## DATAPATH_CON_PIPELINE
module DATAPATH_CON_PIPELINE(clk,reset,imem_addr,imem_rdata,dmem_addr,dmem_wdata,dmem_we,dmem_rdata);
make LEC_CHECK=0 CAP_MARGIN=40 CORE_MARGIN=2 CORE_UTILIZATION=70 CTS_CLUSTER_DIAMETER=381 CTS_CLUSTER_SIZE=14 MAX_ROUTING_LAYER=met4 SLEW_MARGIN=20 finish   # period 4.03 ns
run.sh (not shown) runs the stock make flow with config.mk's settings and CLKGATE_MAP_FILE=.
The baseline ended with an error in global routing.
Rerun with:
- CAP_MARGIN: 40 -> 20
- CORE_UTILIZATION: 70 -> 46
- CTS_CLUSTER_DIAMETER: 381 -> unset
- CTS_CLUSTER_SIZE: 14 -> unset
- MAX_ROUTING_LAYER: met4 -> unset
- clock period: 4.03 -> 6.9 ns (I/O delays scaled with it)
=> The changed run finished clean; die size climbs by well over a third; area after synthesis does not change; synthesized cell count is unchanged.
Rerun with:
- CORE_MARGIN: 2 -> 5
- CORE_UTILIZATION: 46 -> 40
- HOLD_SLACK_MARGIN: unset -> 0.3
- clock period: 6.9 -> 7.5 ns (I/O delays scaled with it)
What happened:
- setup slack is better by 0.18 ns
- non-clock buffer count decreases by 4
- critical path depth fell by 2
Rerun with:
- CORE_MARGIN: 5 -> 2
- CORE_UTILIZATION: 40 -> 70
- CTS_CLUSTER_SIZE: unset -> 37
- HOLD_SLACK_MARGIN: 0.3 -> unset
- clock period: 7.5 -> 4.36 ns (I/O delays scaled with it)
After rerunning: The changed run did not get past global routing. Synthesized area stays the same. Die size is lower by 44%. Synthesized cell count does not change.
Rerun with:
- CAP_MARGIN: 20 -> 40
- CORE_UTILIZATION: 70 -> 66
- CTS_CLUSTER_DIAMETER: unset -> 381
- CTS_CLUSTER_SIZE: 37 -> 14
- clock period: 4.36 -> 4.03 ns (I/O delays scaled with it)
Result: The changed run reached the layout checks and failed them: negative setup slack; die area goes up by a few percent; synthesized cell count stays the same; synthesized area stays the same.
Rerun with:
- CAP_MARGIN: 40 -> 20
- CORE_UTILIZATION: 66 -> 70
- CTS_CLUSTER_DIAMETER: 381 -> unset
- CTS_CLUSTER_SIZE: 14 -> 37
- clock period: 4.03 -> 4.23 ns (I/O delays scaled with it)
=> The new run did not get past global routing; synthesized cell count is unchanged; synthesized area does not change; die size goes down by 5.6%.

* * *

## harbor
Starting RTL as in the previous note.
export LEC_CHECK = 0
export CAP_MARGIN = 20
export CELL_PAD_IN_SITES_GLOBAL_PLACEMENT = 1
export CORE_ASPECT_RATIO = 1.05
export CORE_MARGIN = 2
export CORE_UTILIZATION = 64
export CTS_CLUSTER_DIAMETER = 80
export GPL_ROUTABILITY_DRIVEN = 1
export MAX_ROUTING_LAYER = met4
export MIN_ROUTING_LAYER = met1
export PLACE_DENSITY_LB_ADDON = 0.06
export SETUP_SLACK_MARGIN = 1.0
export SLEW_MARGIN = 20
create_clock -name core_clock -period 3.83 [get_ports {clk}]
Although it ran to completion, harbor produced a layout that fails the final checks because of setup timing.
Edits applied to the flow inputs when going from harbor to xenon:
Settings: PLACE_DENSITY_LB_ADDON no longer set, was 0.06; SETUP_SLACK_MARGIN no longer set, was 1.0; CORE_ASPECT_RATIO no longer set, was 1.05; CELL_PAD_IN_SITES_GLOBAL_PLACEMENT no longer set, was 1; CORE_UTILIZATION now 40, was 64; MIN_ROUTING_LAYER no longer set, was met1; MAX_ROUTING_LAYER no longer set, was met4; GPL_ROUTABILITY_DRIVEN no longer set, was 1; CTS_CLUSTER_DIAMETER no longer set, was 80; the clock period (ns, I/O delays scaled along) now 6.9, was 3.83.
Results
xenon went all the way through the flow, and no timing, DRC or antenna check failed. Diff harbor -> xenon | sum of net half-perimeters after detailed placement | down by a little under 10%. xenon improves on harbor in worst setup slack. Going from harbor to xenon, clock period minus final worst setup slack picked up an extra 1.53 ns, critical path depth lost 1, logic gate fraction of the total cell area picked up an extra 0.99 points, number of violations reported at the end of detailed-routing iteration 0 lost 2867. Non-clock buffer count, xenon vs harbor: down by more than half. Sort xenon and harbor by final-layout worst hold slack, ascending, and harbor comes first. Looking at highest metal layer with signal wires, the met5 result is from xenon; the met4 one comes from harbor. Diff harbor -> xenon: global routing met2 resource utilization went down, worst path arrival time went up, multiplexer share of the synthesized area did not really move.
Input-level comparison between maple and xenon:
Settings: an added MIN_ROUTING_LAYER of met2; an added MAX_ROUTING_LAYER of met4; an added CORE_ASPECT_RATIO of 1.05; a change of CORE_UTILIZATION from 40 to 30; an added CELL_PAD_IN_SITES_GLOBAL_PLACEMENT of 3; an added PLACE_DENSITY_LB_ADDON of 0.15; an added GPL_ROUTABILITY_DRIVEN of 0; a change of the clock period (ns, I/O delays scaled along) from 6.9 to 8.17.
Notes after the runs:
- In the flow results for xenon and maple, the routed wirelength normalized by instance count is larger on maple.
- In summary, maple completed successfully, with a layout that passed the timing, design-rule and antenna checks.
- maple vs. xenon: worst setup slack after layout went up by 0.024 ns.
- Diff xenon -> maple: placement-stage cell area climbed 1.3%; summed area of non-filler cells in the final layout saw an increase.

* * *

Starting RTL as in the previous note.
make LEC_CHECK=0 CAP_MARGIN=15 CELL_PAD_IN_SITES_GLOBAL_PLACEMENT=3 CORE_ASPECT_RATIO=1.26 CORE_MARGIN=4 CORE_UTILIZATION=50 CTS_CLUSTER_SIZE=17 GPL_ROUTABILITY_DRIVEN=0 HOLD_SLACK_MARGIN=0.18 MAX_ROUTING_LAYER=met4 MIN_ROUTING_LAYER=met2 PLACE_DENSITY_LB_ADDON=0.3 SLEW_MARGIN=20 finish   # period 7.69 ns
The starting point finished with timing, DRC and antenna clean.
Then changed:
--- a/flow/config.mk
+++ b/flow/config.mk
@@ -8 +8,3 @@
-export CAP_MARGIN = 15
+export ABC_AREA = 1
+export CAP_MARGIN = 10
+export CELL_PAD_IN_SITES_DETAIL_PLACEMENT = 1
@@ -10,3 +12,4 @@
-export CORE_ASPECT_RATIO = 1.26
-export CORE_MARGIN = 4
-export CORE_UTILIZATION = 50
+export CORE_ASPECT_RATIO = 0.6
+export CORE_MARGIN = 2
+export CORE_UTILIZATION = 40
+export CTS_CLUSTER_DIAMETER = 307
@@ -14,3 +17,2 @@
-export GPL_ROUTABILITY_DRIVEN = 0
-export HOLD_SLACK_MARGIN = 0.18
-export MAX_ROUTING_LAYER = met4
+export GPL_TIMING_DRIVEN = 0
+export MAX_ROUTING_LAYER = met5
@@ -18 +19,0 @@
-export PLACE_DENSITY_LB_ADDON = 0.3
==> flow/constraint.sdc (replaced) <==
create_clock -name core_clock -period 4.41 [get_ports {clk}]
set_input_delay 0.8820 -clock core_clock [delete_from_list [all_inputs] [get_ports {clk}]]
set_output_delay 0.8820 -clock core_clock [all_outputs]
set_load 0.01 [all_outputs]
Outcome: Now the flow stopped in global routing on GRT-0116. Synthesized area went up by 6.5%. Die size went up by 30%. Synthesized cell count is higher by about 80%.
Then changed:
==> flow/config.mk (replaced) <==
export PLATFORM = sky130hd
export DESIGN_NAME = DATAPATH_CON_PIPELINE
export DESIGN_NICKNAME = DATAPATH_CON_PIPELINE
export VERILOG_FILES = /design/flow/design.v
export SDC_FILE = /design/flow/constraint.sdc
export NUM_CORES = 4
export LEC_CHECK = 0
export CAP_MARGIN = 20
export CELL_PAD_IN_SITES_DETAIL_PLACEMENT = 1
export CORE_MARGIN = 2
export CORE_UTILIZATION = 40
export CTS_CLUSTER_DIAMETER = 20
export SLEW_MARGIN = 20
==> flow/constraint.sdc (replaced) <==
create_clock -name core_clock -period 7.5 [get_ports {clk}]
set_input_delay 1.5000 -clock core_clock [delete_from_list [all_inputs] [get_ports {clk}]]
set_output_delay 1.5000 -clock core_clock [all_outputs]
set_load 0.01 [all_outputs]
Outcome: Now the flow completed with no timing, DRC or antenna violations; area after synthesis went down by a few percent; die area went down by a few percent; synthesized cell count went down by well over a third.
Then changed:
--- a/flow/config.mk
+++ b/flow/config.mk
@@ -8,2 +8 @@
-export CAP_MARGIN = 20
-export CELL_PAD_IN_SITES_DETAIL_PLACEMENT = 1
+export CAP_MARGIN = 40
@@ -11,2 +10,3 @@
-export CORE_UTILIZATION = 40
-export CTS_CLUSTER_DIAMETER = 20
+export CORE_UTILIZATION = 70
+export CTS_CLUSTER_SIZE = 14
+export HOLD_SLACK_MARGIN = 0.3
==> flow/constraint.sdc (replaced) <==
create_clock -name core_clock -period 4.51 [get_ports {clk}]
set_input_delay 0.9020 -clock core_clock [delete_from_list [all_inputs] [get_ports {clk}]]
set_output_delay 0.9020 -clock core_clock [all_outputs]
set_load 0.01 [all_outputs]
The changed run did not get past global routing on ODB-0269.
Synthesized cell count does not change.
Die area is lower by 42%.
Synthesized area does not change.
